harbor:
Design alu_add, start of the top module:
module alu_add (
    input   logic           clk_i,
    input   logic           rst_i,
    input   logic [36:0]    left_i,      
    input   logic [36:0]    right_i,     
    output  logic           in_ready_o,
    input   logic           in_valid_i,
    output  logic [36:0]    result_o,    
    input   logic           out_ready_i,
    output  logic           out_valid_o
);
Size in the first run: roughly 120 I/O pins.
==> flow/config.mk <==
export PLATFORM = sky130hd
export DESIGN_NAME = alu_add
export DESIGN_NICKNAME = alu_add
export VERILOG_FILES = /design/flow/design.v
export SDC_FILE = /design/flow/constraint.sdc
export NUM_CORES = 4
export LEC_CHECK = 0
export CAP_MARGIN = 35
export CORE_ASPECT_RATIO = 1.88
export CORE_MARGIN = 2
export CORE_UTILIZATION = 38
export CTS_CLUSTER_SIZE = 56
export GPL_ROUTABILITY_DRIVEN = 0
export HOLD_SLACK_MARGIN = -0.09
export PLACE_DENSITY_LB_ADDON = 0.09
export SLEW_MARGIN = 10
==> flow/constraint.sdc <==
create_clock -name core_clock -period 2.96 [get_ports {clk_i}]
set_input_delay 0.5920 -clock core_clock [delete_from_list [all_inputs] [get_ports {clk_i}]]
set_output_delay 0.5920 -clock core_clock [all_outputs]
set_load 0.01 [all_outputs]
run.sh (not shown) runs the stock make flow with config.mk's settings and CLKGATE_MAP_FILE=.
[flow] harbor | stages: complete | final checks: fail | reason: setup timing
Changes in cedar relative to harbor:
# harbor
export LEC_CHECK = 0
export CAP_MARGIN = 35
export CORE_ASPECT_RATIO = 1.88
export CORE_MARGIN = 2
export CORE_UTILIZATION = 38
export CTS_CLUSTER_SIZE = 56
export GPL_ROUTABILITY_DRIVEN = 0
export HOLD_SLACK_MARGIN = -0.09
export PLACE_DENSITY_LB_ADDON = 0.09
export SLEW_MARGIN = 10
create_clock -name core_clock -period 2.96 [get_ports {clk_i}]
# cedar
export LEC_CHECK = 0
export CAP_MARGIN = 0
export CORE_MARGIN = 2
export CORE_UTILIZATION = 72
export CTS_CLUSTER_SIZE = 22
export SLEW_MARGIN = 20
create_clock -name core_clock -period 3.94 [get_ports {clk_i}]
## What came out
Status cedar: flow complete, layout not clean - setup timing
Across both runs, number of standard-cell rows in the floorplan was lower for cedar than for harbor.
Diff cedar and harbor: final-layout clock buffer total higher in harbor
The post-cts sizing count reported for cedar is smaller than that of harbor by 44.

---

alu_add again, from the RTL that the note above started with.
Settings: LEC_CHECK=0, CAP_MARGIN=20, CORE_MARGIN=2, CORE_UTILIZATION=72, CTS_CLUSTER_DIAMETER=397, CTS_CLUSTER_SIZE=95, SLEW_MARGIN=20; clock period 6.72 ns.
The first run passed the timing, DRC and antenna checks.
Then changed:
CTS_CLUSTER_DIAMETER = default   (was 397)
CTS_CLUSTER_SIZE = 80   (was 95)
PLACE_DENSITY = 0.37   (was default)
clock period = 3.94 ns   (was 6.72 ns; I/O delays follow)
The new run completed, yet does not pass: setup timing.
Setup slack degrades by 2.2 ns.
Clock skew is about the same.
Core utilization grows by 3.9 points.
Then changed:
CTS_CLUSTER_DIAMETER = 104   (was default)
CTS_CLUSTER_SIZE = default   (was 80)
PLACE_DENSITY = default   (was 0.37)
SETUP_SLACK_MARGIN = 0.39   (was default)
clock period = 1.56 ns   (was 3.94 ns; I/O delays follow)
- The changed run aborted during 3_5_place_dp
- area after synthesis does not change
- die size is unchanged
- synthesized cell count stays the same
Then changed:
CORE_UTILIZATION = 15   (was 72)
CTS_CLUSTER_DIAMETER = default   (was 104)
SETUP_SLACK_MARGIN = default   (was 0.39)
clock period = 4.76 ns   (was 1.56 ns; I/O delays follow)
What happened: The changed run completed with no timing, DRC or antenna violations. Synthesized area stays the same. Die area rises to 4.6 times its value. Synthesized cell count stays the same.
Then changed:
CORE_UTILIZATION = 40   (was 15)
The new run finished with timing, DRC and antenna clean.
Total power is lower by about 2.3%.
Clock skew came out higher by 0.0036 ns.
Flip-flop count does not change.
Then changed:
CORE_UTILIZATION = 72   (was 40)
CTS_CLUSTER_SIZE = 91   (was default)
PLACE_DENSITY = 0.95   (was default)
clock period = 3.94 ns   (was 4.76 ns; I/O delays follow)
After rerunning: Now the flow reached the layout checks and failed them: setup timing; clock power is higher by about 6%; cell count is lower by 6.8%; utilization is higher by 41 points; cell area is higher by 1.6%; power is higher by 34%; global-route usage is higher by 25 points; non-clock buffer count is higher by 31; area after synthesis is unchanged; via count is higher by 29%.

---

## exp/raven
The RTL this note starts from:
==> flow/design.v <==
package calc_pkg;
    typedef struct packed {
        logic on;
        logic off;
        logic mem_rc;
        logic mem_sub;
        logic mem_add;
        logic op_percent;
        logic op_sqrt;
        logic op_div;
        logic op_mul;
        logic op_sub;
        logic op_add;
        logic op_eq;
        logic dot;
        logic num_1;
        logic num_2;
        logic num_3;
        logic num_4;
        logic num_5;
        logic num_6;
        logic num_7;
        logic num_8;
        logic num_9;
        logic num_0;
    } buttons_t;
    typedef enum logic [4:0] {
        B_NONE,          
        B_ON,            
        B_OFF,           
        B_MEM_RC,        
        B_MEM_SUB,       
        B_MEM_ADD,       
        B_OP_PERCENT,    
        B_OP_SQRT,       
        B_OP_DIV,        
        B_OP_MUL,        
        B_OP_SUB,        
        B_OP_ADD,        
        B_OP_EQ,         
        B_DOT,           
        B_NUM_1,         
        B_NUM_2,         
        B_NUM_3,         
        B_NUM_4,         
        B_NUM_5,         
        B_NUM_6,         
        B_NUM_7,         
        B_NUM_8,         
        B_NUM_9,         
        B_NUM_0,         
        B_UNKNOWN        
    } active_button_t;
    function automatic logic isNumberButton(active_button_t active_button);
        isNumberButton = ((active_button >= calc_pkg::B_NUM_1) && (active_button <= calc_pkg::B_NUM_0));
    endfunction
    function automatic logic isOpButton(active_button_t active_button);
        isOpButton = ((active_button >= calc_pkg::B_OP_DIV) && (active_button <= calc_pkg::B_OP_ADD));
    endfunction
    function automatic logic isEqButton(active_button_t active_button);
        isEqButton = (active_button == calc_pkg::B_OP_EQ);
    endfunction
    function automatic logic isDotButton(active_button_t active_button);
        isDotButton = (active_button == calc_pkg::B_DOT);
    endfunction
    typedef logic [3:0] bcd_t;
    function automatic logic [6:0] bcd2segments(bcd_t bcd);
        unique case (bcd)
            4'd0: bcd2segments = 7'b1111110;
            4'd1: bcd2segments = 7'b0110000;
            4'd2: bcd2segments = 7'b1101101;
            4'd3: bcd2segments = 7'b1111001;
            4'd4: bcd2segments = 7'b0110011;
            4'd5: bcd2segments = 7'b1011011;
            4'd6: bcd2segments = 7'b1011111;
            4'd7: bcd2segments = 7'b1110000;
            4'd8: bcd2segments = 7'b1111111;
            4'd9: bcd2segments = 7'b1111011;
            default: bcd2segments = 7'bxxxxxxx;
        endcase
    endfunction
    typedef enum logic [1:0] {
        OP_NONE,
        OP_ADD,
        OP_MUL,
        OP_DIV
    } op_t;
    function automatic op_t button2op(active_button_t active_button);
        unique case (active_button)
            calc_pkg::B_OP_DIV: button2op = calc_pkg::OP_DIV;
            calc_pkg::B_OP_MUL: button2op = calc_pkg::OP_MUL;
            calc_pkg::B_OP_SUB: button2op = calc_pkg::OP_ADD;
            calc_pkg::B_OP_ADD: button2op = calc_pkg::OP_ADD;
            default: button2op = calc_pkg::OP_NONE;
        endcase
    endfunction
    function automatic bcd_t button2bcd(active_button_t active_button);
        unique case (active_button)
            calc_pkg::B_NUM_1: button2bcd = 1;
            calc_pkg::B_NUM_2: button2bcd = 2;
            calc_pkg::B_NUM_3: button2bcd = 3;
            calc_pkg::B_NUM_4: button2bcd = 4;
            calc_pkg::B_NUM_5: button2bcd = 5;
            calc_pkg::B_NUM_6: button2bcd = 6;
            calc_pkg::B_NUM_7: button2bcd = 7;
            calc_pkg::B_NUM_8: button2bcd = 8;
            calc_pkg::B_NUM_9: button2bcd = 9;
            calc_pkg::B_NUM_0: button2bcd = 0;
            default: button2bcd = 0;
        endcase
    endfunction
    parameter NumDigits = 8;
    typedef logic unsigned [$clog2(NumDigits)-1:0] exponent_t;
    typedef struct packed {
        logic error;
        logic sign;
        exponent_t exponent;
        bcd_t [NumDigits-1:0] significand;
    } num_t;
    function automatic num_t neg(num_t num);
        neg = num;
        neg.sign = !num.sign;
    endfunction
endpackage
module alu_add (
    input   logic           clk_i,
    input   logic           rst_i,
    input   logic [36:0]    left_i,      
    input   logic [36:0]    right_i,     
    output  logic           in_ready_o,
    input   logic           in_valid_i,
    output  logic [36:0]    result_o,    
    input   logic           out_ready_i,
    output  logic           out_valid_o
);
typedef enum logic [1:0] {
    S_IDLE,
    S_NORMALIZE,
    S_ADD,
    S_RENORMALIZE
} state_t;
state_t state_d, state_q;
logic [$clog2(calc_pkg::NumDigits):0] counter_d, counter_q;
logic in_ready_d, in_ready_q;
logic out_valid_d, out_valid_q;
assign out_valid_o = out_valid_q;
assign in_ready_o = in_ready_q;
calc_pkg::num_t left_d, left_q;
calc_pkg::num_t right_d, right_q;
calc_pkg::num_t result_d, result_q;
calc_pkg::bcd_t result_extra_d, result_extra_q;
logic carryborrow_d, carryborrow_q;
assign result_o = out_valid_q ? result_q : '0;
logic [4:0] nibble_sum;
always_comb begin
    nibble_sum = 'x;
    carryborrow_d = carryborrow_q;
    if (state_q != S_ADD) begin
        carryborrow_d = 0;
    end else if (left_q.sign == right_q.sign) begin
        nibble_sum =
            left_q.significand[counter_q]
            + right_q.significand[counter_q]
            + 4'(carryborrow_q);
        if (nibble_sum >= 10) begin
            nibble_sum += 6;
        end
        carryborrow_d = nibble_sum[4];
    end else begin
        if (left_q.significand > right_q.significand) begin
            nibble_sum =
                6'(left_q.significand[counter_q])
                - 6'(right_q.significand[counter_q])
                - 6'(carryborrow_q);
        end else begin
            nibble_sum =
                6'(right_q.significand[counter_q])
                - 6'(left_q.significand[counter_q])
                - 6'(carryborrow_q);
        end
        carryborrow_d = nibble_sum[4];
        if ($signed(nibble_sum) < 0) begin
            nibble_sum += 10;
        end
    end
end
always_comb begin
    state_d = state_q;
    out_valid_d = out_valid_q;
    in_ready_d = in_ready_q;
    counter_d = counter_q;
    left_d = left_q;
    right_d = right_q;
    result_d = result_q;
    result_extra_d = result_extra_q;
    unique case (state_q)
        S_IDLE: begin
            result_d = '0;
            if (in_valid_i) begin
                left_d = left_i;
                right_d = right_i;
                state_d = S_NORMALIZE;
                in_ready_d = 0;
            end
        end
        S_NORMALIZE: begin
            if (left_q.exponent < right_q.exponent) begin
                left_d.significand = (left_q.significand >> 4);
                left_d.exponent++;
            end else if (left_q.exponent > right_q.exponent) begin
                right_d.significand = (right_q.significand >> 4);
                right_d.exponent++;
            end else begin
                state_d = S_ADD;
                counter_d = 0;
            end
        end
        S_ADD: begin
            result_d.exponent = left_q.exponent;
            if (left_q.sign == right_q.sign) begin
                result_extra_d = carryborrow_d;
            end
            if (left_q.significand > right_q.significand) begin
                result_d.sign = left_q.sign;
            end else begin
                result_d.sign = right_q.sign;
            end
            result_d.significand[counter_q] = 4'(nibble_sum);
            counter_d++;
            if (counter_d == calc_pkg::NumDigits) begin
                state_d = S_RENORMALIZE;
            end
        end
        S_RENORMALIZE: begin
            if (result_extra_q != '0) begin  
                result_extra_d = '0;
                result_d.significand = ({result_extra_q, result_q.significand} >> 4);
                result_d.exponent++;
                if (result_d.exponent == 0)
                    result_d.error = 1;
            end else if ((result_q.exponent != 0) && (result_q.significand[calc_pkg::NumDigits-1] == 0)) begin  
                result_d.significand = (result_q.significand << 4);
                result_d.exponent--;
            end else begin  
                out_valid_d = 1;
                if (result_d.significand == 0)
                    result_d.sign = 0;
                if (out_valid_q && out_ready_i) begin
                    state_d = S_IDLE;
                    out_valid_d = 0;
                    in_ready_d = 1;
                    result_d = '0;
                end
            end
        end
    endcase
end
always_ff @(posedge clk_i) begin
    if (rst_i) begin
        state_q <= S_IDLE;
        out_valid_q <= 0;
        in_ready_q <= 1;
        counter_q <= '0;
        left_q <= '0;
        right_q <= '0;
        result_q <= '0;
        result_extra_q <= '0;
        carryborrow_q <= 0;
    end else begin
        state_q <= state_d;
        out_valid_q <= out_valid_d;
        in_ready_q <= in_ready_d;
        counter_q <= counter_d;
        left_q <= left_d;
        right_q <= right_d;
        result_q <= result_d;
        result_extra_q <= result_extra_d;
        carryborrow_q <= carryborrow_d;
    end
end
endmodule
Settings: LEC_CHECK=0, CAP_MARGIN=15, CORE_ASPECT_RATIO=1.88, CORE_MARGIN=3, CORE_UTILIZATION=56, CTS_CLUSTER_SIZE=56, GPL_ROUTABILITY_DRIVEN=0, PLACE_DENSITY_LB_ADDON=0.09, SETUP_SLACK_MARGIN=0.23, SLEW_MARGIN=10, TNS_END_PERCENT=40; clock period 2.96 ns.
[flow] exp/raven | stages: complete | final checks: fail | reason: negative setup slack
Inputs modified between exp/raven and exp/yarrow:
- a deleted TNS_END_PERCENT that had been 40
- a deleted CTS_CLUSTER_SIZE that had been 56
- a deleted PLACE_DENSITY_LB_ADDON that had been 0.09
- a change of SLEW_MARGIN from 10 to 20
- an added CTS_CLUSTER_DIAMETER of 104
- a change of CAP_MARGIN from 15 to 20
- a deleted CORE_ASPECT_RATIO that had been 1.88
- a change of CORE_MARGIN from 3 to 2
- a deleted GPL_ROUTABILITY_DRIVEN that had been 0
- a change of CORE_UTILIZATION from 56 to 72
- a change of the clock period (ns, I/O delays scaled along) from 2.96 to 2.85
Core region area shrinks by more than 10% when moving from exp/raven to exp/yarrow.
exp/raven -> exp/yarrow: count of buffers inserted at the top-level ports delta 0, exact match
Worst setup slack after placement ends up higher on exp/raven.
Looking at exp/yarrow and exp/raven, the instance area at placement is a wash.
exp/yarrow did not run to completion, as it errored out during clock tree synthesis.
From exp/raven to exp/yarrow, summed instance area of the synthesized netlist did not move at all.
Changes observed in exp/yarrow relative to exp/raven: vertical extent of the die has decreased; placed cell count has decreased; half-perimeter wire length after detailed placement has increased.
Share of the core filled by cells before placement: exp/yarrow vs exp/raven up 15 points
Delta(count of standard-cell rows, exp/yarrow - exp/raven) < 0
Diff exp/raven -> exp/yarrow | die size | decrease of 4200 µm²

---

// alu_add: RTL as listed in full above, without the edits since
Settings: LEC_CHECK=0, ABC_AREA=1, CAP_MARGIN=20, CORE_ASPECT_RATIO=0.5, CORE_MARGIN=2, CORE_UTILIZATION=72, CTS_CLUSTER_DIAMETER=400, CTS_CLUSTER_SIZE=100, PLACE_DENSITY=0.4, SETUP_SLACK_MARGIN=-0.5, SLEW_MARGIN=20, TNS_END_PERCENT=100; clock period 5.01 ns.
The starting point produced a clean layout.
Then changed:
Settings changed: ABC_AREA 1 to unset, CORE_ASPECT_RATIO 0.5 to unset, CORE_UTILIZATION 72 to 68, CTS_CLUSTER_DIAMETER 400 to unset, CTS_CLUSTER_SIZE 100 to 34, PLACE_DENSITY 0.4 to unset, SETUP_SLACK_MARGIN -0.5 to unset, TNS_END_PERCENT 100 to unset.
Clock period 5.01 ns to 4.28 ns, I/O delays scaled along.
The changed run ran to the end with no violations.
Sequential power grows by 23%.
Cell area grows by 0.31%.
Total power grows by 9.9%.
Critical path depth shrinks by 5.
Die area grows by 4.5%.
Global-route usage shrinks by 7.0 points.
Then changed:
Settings changed: CORE_UTILIZATION 68 to 40, CTS_CLUSTER_SIZE 34 to unset.
Clock period 4.28 ns to 10.0 ns, I/O delays scaled along.
=>
- The changed run went through all stages and came out clean
- area after synthesis is unchanged
- maximum frequency came out lower by 13%
- core utilization fell by 34 points
Then changed:
Settings changed: CORE_UTILIZATION 40 to 68, CTS_CLUSTER_DIAMETER set to 357, CTS_CLUSTER_SIZE set to 98.
The new run completed with no timing, DRC or antenna violations.
Global-route usage goes up by 15 points.
Cell count goes down by 7.3%.
Clock power goes up by 6.8%.
Area after synthesis does not change.
Design area goes down by 0.80%.
Via count goes up by 6.2%.
Routed wire length goes down by 1.9%.
Die size goes down by 40%.
Worst setup slack got worse by 300 ps.
Clock skew stays flat.
Then changed:
Settings changed: CORE_UTILIZATION 68 to 40, CTS_CLUSTER_DIAMETER 357 to 361, CTS_CLUSTER_SIZE 98 to 95, SETUP_SLACK_MARGIN set to 2.94.
Global-route usage shrinks by 15 points.
Register-to-register slack improves by 300 ps.
Die area is higher by 67%.
Wire length climbs by 2.0%.
Via count decreases by about 6%.
Count of clock-buffer cells in the layout increases by 6.
Worst setup slack improved by 300 ps.
Hold slack degrades by 29 ps.
Flip-flop count is unchanged.
Then changed:
Settings changed: CTS_CLUSTER_DIAMETER 361 to 379, CTS_CLUSTER_SIZE 95 to 98, PLACE_DENSITY set to 0.38, SETUP_SLACK_MARGIN 2.94 to unset.
=> Area after synthesis does not change; design area is about the same; register-to-register slack is worse by 20 ps; sequential share of layout area barely changes; combinational power stays flat; total power fell slightly; die area stays the same.
Power figures rest on the tool's default switching activity, not on a simulated workload.
